==> flow/design.v <==
module signed_mult_1_17 (out, a, b);
	output 	signed  [17:0]	out;
	input 	signed	[17:0] 	a;
	input 	signed	[17:0] 	b;
	wire 	signed	[35:0]	mult_out;
	assign mult_out = a * b;
	assign out = {mult_out[35], mult_out[33:17]};
endmodule
module OneNode(output signed [17:0] u_2_mid,    
	       input clock,		        
	       input reset,		        
	       input signed [17:0] u_hit_mid,   
	       input signed [17:0] u_1_right,   
	       input signed [17:0] u_1_left,     
	       input signed [17:0] u_1_up,      
	       input signed [17:0] u_1_down    
);  
    reg signed [17:0] u_0_mid_temp;		 
    reg signed [17:0] u_1_mid_temp, u_1_right_temp, u_1_left_temp, u_1_up_temp, u_1_down_temp; 
    wire signed [17:0] temp1,temp2, temp3, temp4;
    parameter [17:0] rho = (1<<17)/20; 
    parameter [17:0] eta = (999<<17)/1000;
    always @ (posedge clock) 
    begin
	if (reset == 0)
	begin
	    u_1_mid_temp = u_hit_mid; 
	    u_0_mid_temp = u_1_mid_temp; 
	    u_1_right_temp = 0; 
	    u_1_left_temp = 0;
	    u_1_up_temp = 0;
	    u_1_down_temp = 0;
   	end
        else
	begin
	    u_0_mid_temp = u_1_mid_temp;  
            u_1_mid_temp = u_2_mid;	   
	    u_1_right_temp = u_1_right;   
	    u_1_left_temp = u_1_left;	   
	    u_1_up_temp = u_1_up;         
	    u_1_down_temp = u_1_down;     
	end
    end
    assign  temp1 = u_1_up_temp + u_1_down_temp + u_1_right_temp + u_1_left_temp - (u_1_mid_temp<<<2);
    signed_mult_1_17 mult_1(.out(temp2),
			    .a(temp1),
                            .b(rho)); 
    assign  temp4 = temp2 + (u_1_mid_temp<<<1) - temp3;
    signed_mult_1_17 mult_2(.out(temp3),
			    .a(u_0_mid_temp),
                            .b(eta)); 
    signed_mult_1_17 mult_3(.out(u_2_mid),
			    .a(temp4),
                            .b(eta)); 
endmodule
module multNodes
#(parameter SIZE = 10)
(output signed [SIZE*SIZE*18-1:0] u_2_mid,    
 input clock,
 input reset,		        
 input signed [SIZE*SIZE*18-1:0] u_hit_mid,   
 input signed [SIZE*SIZE*18-1:0] u_1_right,   
 input signed [SIZE*SIZE*18-1:0] u_1_left,     
 input signed [SIZE*SIZE*18-1:0] u_1_up,      
 input signed [SIZE*SIZE*18-1:0] u_1_down     
);
    genvar i,j,k;
    generate
	for (k = 1; k < SIZE-1; k = k + 1) begin: side
		OneNode nodeUp(.u_2_mid(u_2_mid[(((0)*SIZE+(k))*18) +: 18]),
			       .clock(clock),
		               .reset(reset),
	                       .u_hit_mid(u_hit_mid[(((0)*SIZE+(k))*18) +: 18]),
	                       .u_1_right(u_1_right[(((0)*SIZE+(k+1))*18) +: 18]),
	                       .u_1_left(u_1_left[(((0)*SIZE+(k-1))*18) +: 18]),
	                       .u_1_up(18'sd0),
	       	               .u_1_down(u_1_down[(((1)*SIZE+(k))*18) +: 18]));
		OneNode nodeDown(.u_2_mid(u_2_mid[(((SIZE-1)*SIZE+(k))*18) +: 18]),
			         .clock(clock),
		                 .reset(reset),
	                         .u_hit_mid(u_hit_mid[(((SIZE-1)*SIZE+(k))*18) +: 18]),
	                         .u_1_right(u_1_right[(((SIZE-1)*SIZE+(k+1))*18) +: 18]),
	                         .u_1_left(u_1_left[(((SIZE-1)*SIZE+(k-1))*18) +: 18]),
	                         .u_1_up(u_1_up[(((SIZE-2)*SIZE+(k))*18) +: 18]),
	       	                 .u_1_down(18'sd0));
		OneNode nodeLeft(.u_2_mid(u_2_mid[(((k)*SIZE+(0))*18) +: 18]),
			         .clock(clock),
		                 .reset(reset),
	                         .u_hit_mid(u_hit_mid[(((k)*SIZE+(0))*18) +: 18]),
	                         .u_1_right(u_1_right[(((k)*SIZE+(1))*18) +: 18]),
	                         .u_1_left(18'sd0),
	                         .u_1_up(u_1_up[(((k-1)*SIZE+(0))*18) +: 18]),
	       	                 .u_1_down(u_1_down[(((k+1)*SIZE+(0))*18) +: 18]));
		OneNode nodeRight(.u_2_mid(u_2_mid[(((k)*SIZE+(SIZE-1))*18) +: 18]),
			         .clock(clock),
		                 .reset(reset),
	                         .u_hit_mid(u_hit_mid[(((k)*SIZE+(SIZE-1))*18) +: 18]),
	                         .u_1_right(18'sd0),
	                         .u_1_left(u_1_left[(((k)*SIZE+(SIZE-2))*18) +: 18]),
	                         .u_1_up(u_1_up[(((k+1)*SIZE+(SIZE-1))*18) +: 18]),
	       	                 .u_1_down(u_1_down[(((k-1)*SIZE+(SIZE-1))*18) +: 18]));
	end
    endgenerate
    generate
	for (k = 0; k < SIZE; k = k + 10) begin: corner
		OneNode UpLeftCorner(.u_2_mid(u_2_mid[(((0)*SIZE+(k))*18) +: 18]),
			             .clock(clock),
		                     .reset(reset),
	                             .u_hit_mid(u_hit_mid[(((0)*SIZE+(k))*18) +: 18]),
	                             .u_1_right(u_1_right[(((0)*SIZE+(k+1))*18) +: 18]),
	                             .u_1_left(18'sd0),
	                             .u_1_up(18'sd0),
	       	                     .u_1_down(u_1_down[(((1)*SIZE+(k))*18) +: 18]));
		OneNode UpRightCorner(.u_2_mid(u_2_mid[(((k)*SIZE+(SIZE-1))*18) +: 18]),
			             .clock(clock),
		                     .reset(reset),
	                             .u_hit_mid(u_hit_mid[(((k)*SIZE+(SIZE-1))*18) +: 18]),
	                             .u_1_right(18'sd0),
	                             .u_1_left(u_1_left[(((k)*SIZE+(SIZE-2))*18) +: 18]),
	                             .u_1_up(18'sd0),
	       	                     .u_1_down(u_1_down[(((k+1)*SIZE+(SIZE-1))*18) +: 18]));
		OneNode DownLeftCorner(.u_2_mid(u_2_mid[(((SIZE-1)*SIZE+(k))*18) +: 18]),
			               .clock(clock),
		                       .reset(reset),
	                               .u_hit_mid(u_hit_mid[(((SIZE-1)*SIZE+(k))*18) +: 18]),
	                               .u_1_right(u_1_right[(((SIZE-1)*SIZE+(k+1))*18) +: 18]),
	                               .u_1_left(18'sd0),
	                               .u_1_up(u_1_up[(((SIZE-2)*SIZE+(k))*18) +: 18]),
	       	                      .u_1_down(18'sd0));
		OneNode DownRightCorner(.u_2_mid(u_2_mid[(((SIZE-1)*SIZE+(SIZE-1))*18) +: 18]),
			                .clock(clock),
		                        .reset(reset),
	                                .u_hit_mid(u_hit_mid[(((SIZE-1)*SIZE+(SIZE-1))*18) +: 18]),
	                                .u_1_right(18'sd0),
	                                .u_1_left(u_1_left[(((SIZE-1)*SIZE+(SIZE-2))*18) +: 18]),
	                                .u_1_up(u_1_up[(((SIZE-2)*SIZE+(SIZE-1))*18) +: 18]),
	       	                        .u_1_down(18'sd0));
	end
    endgenerate
    generate
	for (i = 1; i < SIZE-1; i = i + 1) begin: row
	    for (j = 1; j < SIZE-1; j = j + 1) begin: col
		OneNode node(.u_2_mid(u_2_mid[(((i)*SIZE+(j))*18) +: 18]),
			     .clock(clock),
		             .reset(reset),
	                     .u_hit_mid(u_hit_mid[(((i)*SIZE+(j))*18) +: 18]),
	                     .u_1_right(u_1_right[(((i)*SIZE+(j+1))*18) +: 18]),
	                     .u_1_left(u_1_left[(((i)*SIZE+(j-1))*18) +: 18]),
	                     .u_1_up(u_1_up[(((i-1)*SIZE+(j))*18) +: 18]),
	       	             .u_1_down(u_1_down[(((i+1)*SIZE+(j))*18) +: 18]));
	    end
	end
    endgenerate
endmodule
module drum_grid
(input clock,
 input reset,                      
 input  [3*3*18-1:0] u_hit,        
 output [3*3*18-1:0] u_out         
);
    localparam SIZE = 3;
    wire signed [SIZE*SIZE*18-1:0] u_2_mid;
    multNodes #(.SIZE(SIZE)) grid(.u_2_mid(u_2_mid),
		  .clock(clock),
 	          .reset(reset),
 	          .u_hit_mid(u_hit),
 	          .u_1_right(u_2_mid),
 	          .u_1_left(u_2_mid),
 	          .u_1_up(u_2_mid),
 	          .u_1_down(u_2_mid));
    assign u_out = u_2_mid;
endmodule
Settings: LEC_CHECK=0, CAP_MARGIN=20, CORE_MARGIN=2, CORE_UTILIZATION=25, SLEW_MARGIN=20; clock period 24.3 ns.
run.sh (not shown) runs the stock make flow with config.mk's settings and CLKGATE_MAP_FILE=.
The baseline finished clean.
Change:
Settings changed: CAP_MARGIN 20 to 5, CORE_UTILIZATION 25 to 71, CTS_CLUSTER_DIAMETER set to 96.
Clock period 24.3 ns to 17.7 ns, I/O delays scaled along.
Outcome:
- With this change the flow completed, yet does not pass: negative setup slack
- design area goes up by 14%
- critical path depth goes up by 3
- non-clock buffer count goes up by 3895
- setup slack loses 4300 ps
- die area goes down by 65%
